==> 04-19 <==
Design axi_slave, start of the top module:
module axi_slave #(
    parameter AXI_ID_WD   = 2,
    parameter AXI_DATA_WD = 32,
    parameter AXI_ADDR_WD = 32,
    parameter AXI_STRB_WD = 4
    )(
    input                      S_AXI_ACLK,
    input                      S_AXI_ARESETN,
    input  [AXI_ADDR_WD-1 : 0] S_AXI_AWADDR,
    input  [AXI_ID_WD-1   : 0] S_AXI_AWID,
    input  [1 : 0]             S_AXI_AWBURST,
    input  [2 : 0]             S_AXI_AWSIZE,
    input  [7 : 0]             S_AXI_AWLEN,
    input                      S_AXI_AWVALID,
    output                     S_AXI_AWREADY,
    input  [AXI_DATA_WD-1 : 0] S_AXI_WDATA,
    input  [AXI_STRB_WD-1 : 0] S_AXI_WSTRB,
    input                      S_AXI_WLAST,
    input                      S_AXI_WVALID,
    output                     S_AXI_WREADY,
    output [AXI_ID_WD-1   : 0] S_AXI_BID,
    output [1 : 0]             S_AXI_BRESP,
    output                     S_AXI_BVALID,
    input                      S_AXI_BREADY,
    input  [AXI_ADDR_WD-1 : 0] S_AXI_ARADDR,
    input  [AXI_ID_WD-1   : 0] S_AXI_ARID,
    input  [1 : 0]             S_AXI_ARBURST,
    input  [2 : 0]             S_AXI_ARSIZE,
    input  [7 : 0]             S_AXI_ARLEN,
    input                      S_AXI_ARVALID,
    output                     S_AXI_ARREADY,
    output [AXI_DATA_WD-1 : 0] S_AXI_RDATA,
    output                     S_AXI_RLAST,
    output [AXI_ID_WD-1   : 0] S_AXI_RID,
    output [1 : 0]             S_AXI_RRESP,
    output                     S_AXI_RVALID,
    input                      S_AXI_RREADY
    );
clock: 4.74 ns
lec_check: 0
cap_margin: 35
cell_pad_in_sites_detail_placement: 2
cell_pad_in_sites_global_placement: 1
core_aspect_ratio: 1.42
core_margin: 4
core_utilization: 23
cts_cluster_size: 67
gpl_routability_driven: 1
gpl_timing_driven: 1
min_routing_layer: met2
place_density_lb_addon: 0.21
setup_slack_margin: 1.13
slew_margin: 20
run.sh (not shown) runs the stock make flow with config.mk's settings and CLKGATE_MAP_FILE=.
==> 10-05 (differences from 04-19) <==
- CAP_MARGIN: 35 -> 20
- CELL_PAD_IN_SITES_GLOBAL_PLACEMENT: 1 -> 4
- CORE_ASPECT_RATIO: 1.42 -> not set
- CORE_MARGIN: 4 -> 2
- CORE_UTILIZATION: 23 -> 24
- CTS_CLUSTER_SIZE: 67 -> not set
- GPL_ROUTABILITY_DRIVEN: 1 -> not set
- GPL_TIMING_DRIVEN: 1 -> not set
- MIN_ROUTING_LAYER: met2 -> not set
- PLACE_DENSITY: not set -> 0.5
- PLACE_DENSITY_LB_ADDON: 0.21 -> not set
- SETUP_SLACK_MARGIN: 1.13 -> not set
==> flow/constraint.sdc (replaced) <==
create_clock -name core_clock -period 8.57 [get_ports {S_AXI_ACLK}]
set_input_delay 1.7140 -clock core_clock [delete_from_list [all_inputs] [get_ports {S_AXI_ACLK}]]
set_output_delay 1.7140 -clock core_clock [all_outputs]
set_load 0.01 [all_outputs]
==> results <==
- Sequential power: 04-19 is higher than 10-05 (79%).
- In 10-05 the via count is lower than in 04-19, by 29%.
- 10-05 produced a clean layout. 04-19 produced a layout that fails on negative setup slack.
- Against 04-19, the combinational power of 10-05 is lower by about 60%.
- Register-to-register slack: 04-19 is lower than 10-05 (2.1 ns).
- Synthesized area is the same in 10-05 and 04-19.
- Of 10-05 and 04-19, 04-19 has the higher cell area (gap about 7%, measured against 04-19).
- Against 10-05, the core utilization of 04-19 is higher by 0.96 points.
==> figures <==
item	10-05	04-19
Sequential Power Share	42.1%	39.9%
Flop+latch power	0.0121 W	0.0217 W
Die height	604 um	738 um
Number of diodes added for antenna fixing	4	33
Overall Power	0.0288 W	0.0545 W
Result of the run	complete, no violations	finished with violations
Reasons for failing layout checks	-	negative setup slack
Final routed wire length divided by cell count	29.0 um	28.3 um
Depth of the most critical reg-to-reg path	8	12
Power Combinational	0.00576 W	0.0146 W
Final instance count without filler cells	9770	10600
Worst hold start	awid[0]$_DFFE_PP_	awid[1]$_DFFE_PP_
Clk power	0.0109 W	0.0182 W
Std cell rows	220	267
Chip Area	0.365 sq mm	0.385 sq mm
Final-layout clock buffer total	351	256
Number of buffer and inverter instances along the worst setup path	5	9

* * *

==> inputs of job 8746 <==
==> flow/design.v <==
module axi_addr #(
        parameter AW = 32,
        parameter DW = 32
    )(
    input  [AW-1 : 0] i_last_addr,
    input  [2 : 0]    i_size,
    input  [1 : 0]    i_burst,
    input  [7 : 0]    i_len,
    output reg [AW-1 : 0] o_next_addr
    );
    localparam DSZ = $clog2(DW) - 3;  
    localparam FIXED     = 2'b00,
               INCREMENT = 2'b01,
               WRAP      = 2'b10;
    reg [AW-1 : 0] wrap_mask, increment;
    always @(*) begin
        increment = 0;
        if (i_burst != FIXED) begin
            if (DSZ == 0) begin
                increment = 1;
            end
            else if (DSZ == 1) begin
                increment = i_size[0] ? 2 : 1;
            end
            else if (DSZ == 2) begin
                increment = i_size[1] ? 4 : (i_size[0] ? 2 : 1);
            end
            else if (DSZ == 3) begin
                case (i_size[1 : 0])
                    2'b00: increment = 1;
                    2'b01: increment = 2;
                    2'b10: increment = 4;
                    2'b11: increment = 8;
                endcase
            end
            else begin
                increment = (1 << i_size);
            end
        end
    end
    always @(*) begin
        wrap_mask = 'b0;
        if (i_burst == WRAP) begin
            if (i_len == 1) begin
                wrap_mask = (1 << (i_size + 1));
            end
            else if (i_len == 3) begin
                wrap_mask = (1 << (i_size + 2));
            end
            else if (i_len == 7) begin
                wrap_mask = (1 << (i_size + 3));
            end
            else if (i_len == 15) begin
                wrap_mask = (1 << (i_size + 4));
            end
            wrap_mask = wrap_mask - 1;
            if (AW > 12) begin
                wrap_mask[(AW-1) : ((AW >12) ? 12 : (AW-1))] = 'b0;
            end
        end
    end
    always @(*) begin
        o_next_addr = i_last_addr + increment;
        if (i_burst != FIXED) begin
            if (DSZ < 2) begin
                o_next_addr = i_size[0];
            end
            else if (DSZ < 4) begin
                case(i_size[1 : 0]) 
                    2'b00: o_next_addr        = o_next_addr;
                    2'b01: o_next_addr[0]     = 1'b0;
                    2'b10: o_next_addr[1 : 0] = 'b0;
                    2'b11: o_next_addr[2 : 0] = 'b0;
                endcase
            end
            else begin
                case(i_size) 
                    3'b000: o_next_addr        = o_next_addr;
                    3'b001: o_next_addr[0]     = 1'b0;
                    3'b010: o_next_addr[1 : 0] = 'b0;
                    3'b011: o_next_addr[2 : 0] = 'b0;
                    3'b100: o_next_addr[3 : 0] = 'b0;
                    3'b101: o_next_addr[4 : 0] = 'b0;
                    3'b110: o_next_addr[5 : 0] = 'b0;
                    3'b111: o_next_addr[6 : 0] = 'b0;
                endcase
            end
        end
        if (i_burst[1]) begin
            o_next_addr = (i_last_addr & ~wrap_mask) | (o_next_addr & wrap_mask);
        end
        if (AW > 12) begin
            o_next_addr[(AW-1) : ((AW >12) ? 12 : (AW-1))] = i_last_addr[(AW-1) : ((AW >12) ? 12 : (AW-1))];
        end
    end
endmodule
module axi_slave #(
    parameter AXI_ID_WD   = 2,
    parameter AXI_DATA_WD = 32,
    parameter AXI_ADDR_WD = 32,
    parameter AXI_STRB_WD = 4
    )(
    input                      S_AXI_ACLK,
    input                      S_AXI_ARESETN,
    input  [AXI_ADDR_WD-1 : 0] S_AXI_AWADDR,
    input  [AXI_ID_WD-1   : 0] S_AXI_AWID,
    input  [1 : 0]             S_AXI_AWBURST,
    input  [2 : 0]             S_AXI_AWSIZE,
    input  [7 : 0]             S_AXI_AWLEN,
    input                      S_AXI_AWVALID,
    output                     S_AXI_AWREADY,
    input  [AXI_DATA_WD-1 : 0] S_AXI_WDATA,
    input  [AXI_STRB_WD-1 : 0] S_AXI_WSTRB,
    input                      S_AXI_WLAST,
    input                      S_AXI_WVALID,
    output                     S_AXI_WREADY,
    output [AXI_ID_WD-1   : 0] S_AXI_BID,
    output [1 : 0]             S_AXI_BRESP,
    output                     S_AXI_BVALID,
    input                      S_AXI_BREADY,
    input  [AXI_ADDR_WD-1 : 0] S_AXI_ARADDR,
    input  [AXI_ID_WD-1   : 0] S_AXI_ARID,
    input  [1 : 0]             S_AXI_ARBURST,
    input  [2 : 0]             S_AXI_ARSIZE,
    input  [7 : 0]             S_AXI_ARLEN,
    input                      S_AXI_ARVALID,
    output                     S_AXI_ARREADY,
    output [AXI_DATA_WD-1 : 0] S_AXI_RDATA,
    output                     S_AXI_RLAST,
    output [AXI_ID_WD-1   : 0] S_AXI_RID,
    output [1 : 0]             S_AXI_RRESP,
    output                     S_AXI_RVALID,
    input                      S_AXI_RREADY
    );
    localparam IW = AXI_ID_WD,
               DW = AXI_DATA_WD,
               AW = AXI_ADDR_WD,
               SW = AXI_STRB_WD;
    localparam DW_BYTE = DW >> 3;
    localparam DEPTH   = 1 << 8;
    reg [7 : 0] bank0 [63 : 0];
    reg [7 : 0] bank1 [63 : 0];
    reg [7 : 0] bank2 [63 : 0];
    reg [7 : 0] bank3 [63 : 0];
    reg [AW-1 : 0] awaddr;
    reg [IW-1 : 0] awid;
    reg [1 : 0]    awburst;
    reg [2 : 0]    awsize;
    reg [7 : 0]    awlen;
    reg [AW-1 : 0] araddr;
    reg [IW-1 : 0] arid;
    reg [1 : 0]    arburst;
    reg [2 : 0]    arsize;
    reg [7 : 0]    arlen;
    reg            axi_awready;
    reg            axi_wready;
    reg [IW-1 : 0] axi_bid;
    reg            axi_bvalid;
    reg            axi_arready;
    reg [DW-1 : 0] axi_rdata;
    reg            axi_rlast;
    reg [IW-1 : 0] axi_rid;
    reg            axi_rvalid;
    reg         bvalid_r;
    reg [7 : 0] cur_rlen;
    wire [AW-1 : 0] next_wr_addr;
    wire [AW-1 : 0] next_rd_addr;
    wire awfire = S_AXI_AWVALID  && S_AXI_AWREADY;
    wire wfire  = S_AXI_WVALID   && S_AXI_WREADY;
    wire arfire = S_AXI_ARVALID  && S_AXI_ARREADY;
    wire rfire  = S_AXI_RVALID   && S_AXI_RREADY;
    wire b_pend = S_AXI_BVALID   && !S_AXI_BREADY;
    wire r_pend = S_AXI_RVALID   && !S_AXI_RREADY;
    always @(posedge S_AXI_ACLK) begin
        if (S_AXI_AWREADY) begin
            awaddr  <= S_AXI_AWADDR;
            awid    <= S_AXI_AWID;
            awburst <= S_AXI_AWBURST;
            awlen   <= S_AXI_AWLEN;
            awsize  <= S_AXI_AWSIZE;
        end
        else if (wfire) begin
            awaddr <= next_wr_addr;
        end
    end
    always @(posedge S_AXI_ACLK) begin
        if (!S_AXI_ARESETN) begin
            axi_awready <= 1'b1;
            axi_wready  <= 1'b0;
        end
        else if (awfire) begin
            axi_awready <= 1'b0;
            axi_wready  <= 1'b1;
        end
        else if (wfire) begin
            axi_awready <= S_AXI_WLAST && !b_pend;
            axi_wready  <= !S_AXI_WLAST;
        end
        else if (!S_AXI_AWREADY) begin
            if (axi_wready) begin
                axi_awready <= 1'b0;
            end
            else if (b_pend) begin
                axi_awready <= 1'b0;
            end
            else begin
                axi_awready <= 1'b1;
            end
        end
    end
    always @(posedge S_AXI_ACLK) begin
        if (!b_pend) begin
            axi_bid <= awid;
        end
    end
    always @(posedge S_AXI_ACLK) begin
        if (!S_AXI_ARESETN) begin
            axi_bvalid <= 1'b0;
        end
        else if (wfire && S_AXI_WLAST) begin
            axi_bvalid <= 1'b1;
        end
        else if (S_AXI_BREADY) begin
            axi_bvalid <= bvalid_r;
        end
    end
    always @(posedge S_AXI_ACLK) begin
        if (!S_AXI_ARESETN) begin
            bvalid_r <= 1'b0;
        end
        else if (b_pend && wfire && S_AXI_WLAST) begin
            bvalid_r <= 1'b1;
        end
        else if (S_AXI_BREADY) begin
            bvalid_r <= 1'b0;
        end
    end
    wire [1 : 0] wl0 = 2'd0 - awaddr[1 : 0];
    wire [1 : 0] wl1 = 2'd1 - awaddr[1 : 0];
    wire [1 : 0] wl2 = 2'd2 - awaddr[1 : 0];
    wire [1 : 0] wl3 = 2'd3 - awaddr[1 : 0];
    wire [5 : 0] wrow = awaddr[7 : 2];
    wire [5 : 0] wr0 = wrow + (awaddr[1 : 0] > 2'd0);
    wire [5 : 0] wr1 = wrow + (awaddr[1 : 0] > 2'd1);
    wire [5 : 0] wr2 = wrow + (awaddr[1 : 0] > 2'd2);
    wire [5 : 0] wr3 = wrow;
    always @(posedge S_AXI_ACLK) begin
        if (wfire && S_AXI_WSTRB[wl0]) bank0[wr0] <= S_AXI_WDATA[{wl0, 3'b000} +: 8];
        if (wfire && S_AXI_WSTRB[wl1]) bank1[wr1] <= S_AXI_WDATA[{wl1, 3'b000} +: 8];
        if (wfire && S_AXI_WSTRB[wl2]) bank2[wr2] <= S_AXI_WDATA[{wl2, 3'b000} +: 8];
        if (wfire && S_AXI_WSTRB[wl3]) bank3[wr3] <= S_AXI_WDATA[{wl3, 3'b000} +: 8];
    end
    axi_addr #( 
        .AW(AW),
        .DW(DW)
    ) get_next_wr_addr(
        .i_last_addr(awaddr),
        .i_burst(awburst),
        .i_size(awsize),
        .i_len(awlen),
        .o_next_addr(next_wr_addr)
    );
    assign S_AXI_AWREADY = axi_awready;
    assign S_AXI_WREADY  = axi_wready;
    assign S_AXI_BRESP   = 2'b00;
    assign S_AXI_BVALID  = axi_bvalid;
    assign S_AXI_BID     = axi_bid;
    always @(posedge S_AXI_ACLK) begin
        if (arfire) begin
            araddr  <= S_AXI_ARADDR;
            arid    <= S_AXI_ARID;
            arburst <= S_AXI_ARBURST;
            arlen   <= S_AXI_ARLEN;
            arsize  <= S_AXI_ARSIZE;
        end
        else if (rfire) begin
            araddr <= next_rd_addr;
        end
    end
    always @(posedge S_AXI_ACLK) begin
        if (!S_AXI_ARESETN) begin
            cur_rlen <= 'b0;
        end
        else if (arfire) begin
            cur_rlen <= S_AXI_ARLEN;
        end
        else if (rfire) begin
            cur_rlen <= cur_rlen - 1'b1;
        end
    end
    always @(posedge S_AXI_ACLK) begin
        if (!S_AXI_ARESETN) begin
            axi_arready <= 1'b1;
        end
        else if (arfire) begin
            axi_arready <= 1'b0;
        end
        else if (rfire) begin
            axi_arready <= (cur_rlen == 0);
        end
    end
    always @(posedge S_AXI_ACLK) begin
        if (!S_AXI_ARESETN) begin
            axi_rvalid <= 1'b0;
        end
        else if (arfire) begin
            axi_rvalid <= 1'b1;
        end
        else if (rfire) begin
            axi_rvalid <= (cur_rlen > 0);
        end
    end
    always @(posedge S_AXI_ACLK) begin
        if (!S_AXI_ARESETN) begin
            axi_rlast <= 1'b0;
        end
        else if (arfire) begin
            axi_rlast <= (S_AXI_ARLEN == 'b0);
        end
        else if (rfire) begin
            axi_rlast <= (cur_rlen == 'b1);
        end
    end
    always @(posedge S_AXI_ACLK) begin
        if (arfire) begin
            axi_rid <= S_AXI_ARID;
        end
    end
    axi_addr #( 
        .AW(AW),
        .DW(DW)
    ) get_next_rd_addr(
        .i_last_addr(araddr),
        .i_burst(arburst),
        .i_size(arsize),
        .i_len(arlen),
        .o_next_addr(next_rd_addr)
    );
    wire [5 : 0] rrow = araddr[7 : 2];
    wire [7 : 0] rb0 = bank0[rrow + (araddr[1 : 0] > 2'd0)];
    wire [7 : 0] rb1 = bank1[rrow + (araddr[1 : 0] > 2'd1)];
    wire [7 : 0] rb2 = bank2[rrow + (araddr[1 : 0] > 2'd2)];
    wire [7 : 0] rb3 = bank3[rrow];
    wire [31 : 0] rall = {rb3, rb2, rb1, rb0};
    wire [63 : 0] rdup = {rall, rall};
    always @(*) begin
        axi_rdata = rdup[{araddr[1 : 0], 3'b000} +: 32];
    end
    assign S_AXI_ARREADY = axi_arready;
    assign S_AXI_RVALID  = axi_rvalid;
    assign S_AXI_RDATA   = axi_rdata;
    assign S_AXI_RLAST   = axi_rlast;
    assign S_AXI_RID     = axi_rid;
    assign S_AXI_RRESP   = 2'b00;
endmodule
==> flow/run.sh <==
#!/bin/bash
# the make line also repeats each setting of config.mk as NAME=value (left out here)
make -C /OpenROAD-flow-scripts/flow DESIGN_CONFIG=/design/flow/config.mk WORK_HOME=/design/flow/orfs CLKGATE_MAP_FILE= finish
==> flow/config.mk <==
export PLATFORM = sky130hd
export DESIGN_NAME = axi_slave
export DESIGN_NICKNAME = axi_slave
export VERILOG_FILES = /design/flow/design.v
export SDC_FILE = /design/flow/constraint.sdc
export NUM_CORES = 4
export LEC_CHECK = 0
export CAP_MARGIN = 10
export CELL_PAD_IN_SITES_DETAIL_PLACEMENT = 0
export CELL_PAD_IN_SITES_GLOBAL_PLACEMENT = 0
export CORE_MARGIN = 2
export CORE_UTILIZATION = 72
export CTS_CLUSTER_DIAMETER = 88
export CTS_CLUSTER_SIZE = 15
export HOLD_SLACK_MARGIN = -0.1
export PLACE_DENSITY = 0.61
export SLEW_MARGIN = 20
export TNS_END_PERCENT = 5
==> flow/constraint.sdc <==
create_clock -name core_clock -period 4.76 [get_ports {S_AXI_ACLK}]
set_input_delay 0.9520 -clock core_clock [delete_from_list [all_inputs] [get_ports {S_AXI_ACLK}]]
set_output_delay 0.9520 -clock core_clock [all_outputs]
set_load 0.01 [all_outputs]
==> job 4696: changes against job 8746 <==
==> flow/config.mk (replaced) <==
export PLATFORM = sky130hd
export DESIGN_NAME = axi_slave
export DESIGN_NICKNAME = axi_slave
export VERILOG_FILES = /design/flow/design.v
export SDC_FILE = /design/flow/constraint.sdc
export NUM_CORES = 4
export LEC_CHECK = 0
export CAP_MARGIN = 20
export CELL_PAD_IN_SITES_DETAIL_PLACEMENT = 0
export CELL_PAD_IN_SITES_GLOBAL_PLACEMENT = 0
export CORE_MARGIN = 2
export CORE_UTILIZATION = 52
export CTS_CLUSTER_SIZE = 100
export PLACE_DENSITY = 0.5
export SLEW_MARGIN = 20
==> flow/constraint.sdc (replaced) <==
create_clock -name core_clock -period 3.31 [get_ports {S_AXI_ACLK}]
set_input_delay 0.6620 -clock core_clock [delete_from_list [all_inputs] [get_ports {S_AXI_ACLK}]]
set_output_delay 0.6620 -clock core_clock [all_outputs]
set_load 0.01 [all_outputs]
==> results_slide.txt <==
Run Summary

STA
  – Setup ws final: -0.592 ns
  – Slew headroom: 0.216
  – Final Setup Violations: 32
  – Setup TNS: -15.64 ns

Final layout
  – Logic share of the area: 0.232
  – # clk buffers: 182

Die
  – Die width: 350 um

Global routing
  – Initial antenna violation count: 3

Routing
  – Vias/cell: 7.14

Setup path
  – Critical path cell sequence: nor2_2 -> inv_2 -> ha_4 -> buf_12 -> buf_4 -> mux4_2 -> mux2_4 -> o32ai_4 -> buf_6 -> a221oi_2 -> mux2_4 -> buf_4 -> a21oi_4 -> mux2i_1 -> buf_2

Run status
  – Status: complete, but fails checks
  – Layout Check Fails: setup timing
The numbers above come from job 8746.

==> results_slide.txt <==
Run Summary

STA
  – Final Setup Violations: 32
  – Setup ws final: -1.80 ns

Routing
  – Vias/cell: slightly above 6

Die
  – Die width: around 400 um

Run status
  – Status: complete, but fails checks
  – Layout Check Fails: setup timing

Global routing
  – Initial antenna violation count: 4

Final layout
  – # clk buffers: between 200 and 300

Setup path
  – Critical path cell sequence: nor2_4 -> inv_4 -> ha_4 -> buf_12 -> buf_6 -> mux4_2 -> mux2_4 -> o32ai_4 -> a221oi_4 -> mux2_4 -> buf_6 -> mux2i_4 -> mux2i_1 -> buf_2
The numbers above come from job 4696.

No activity file was given, so power comes from the tool's default toggle rates.
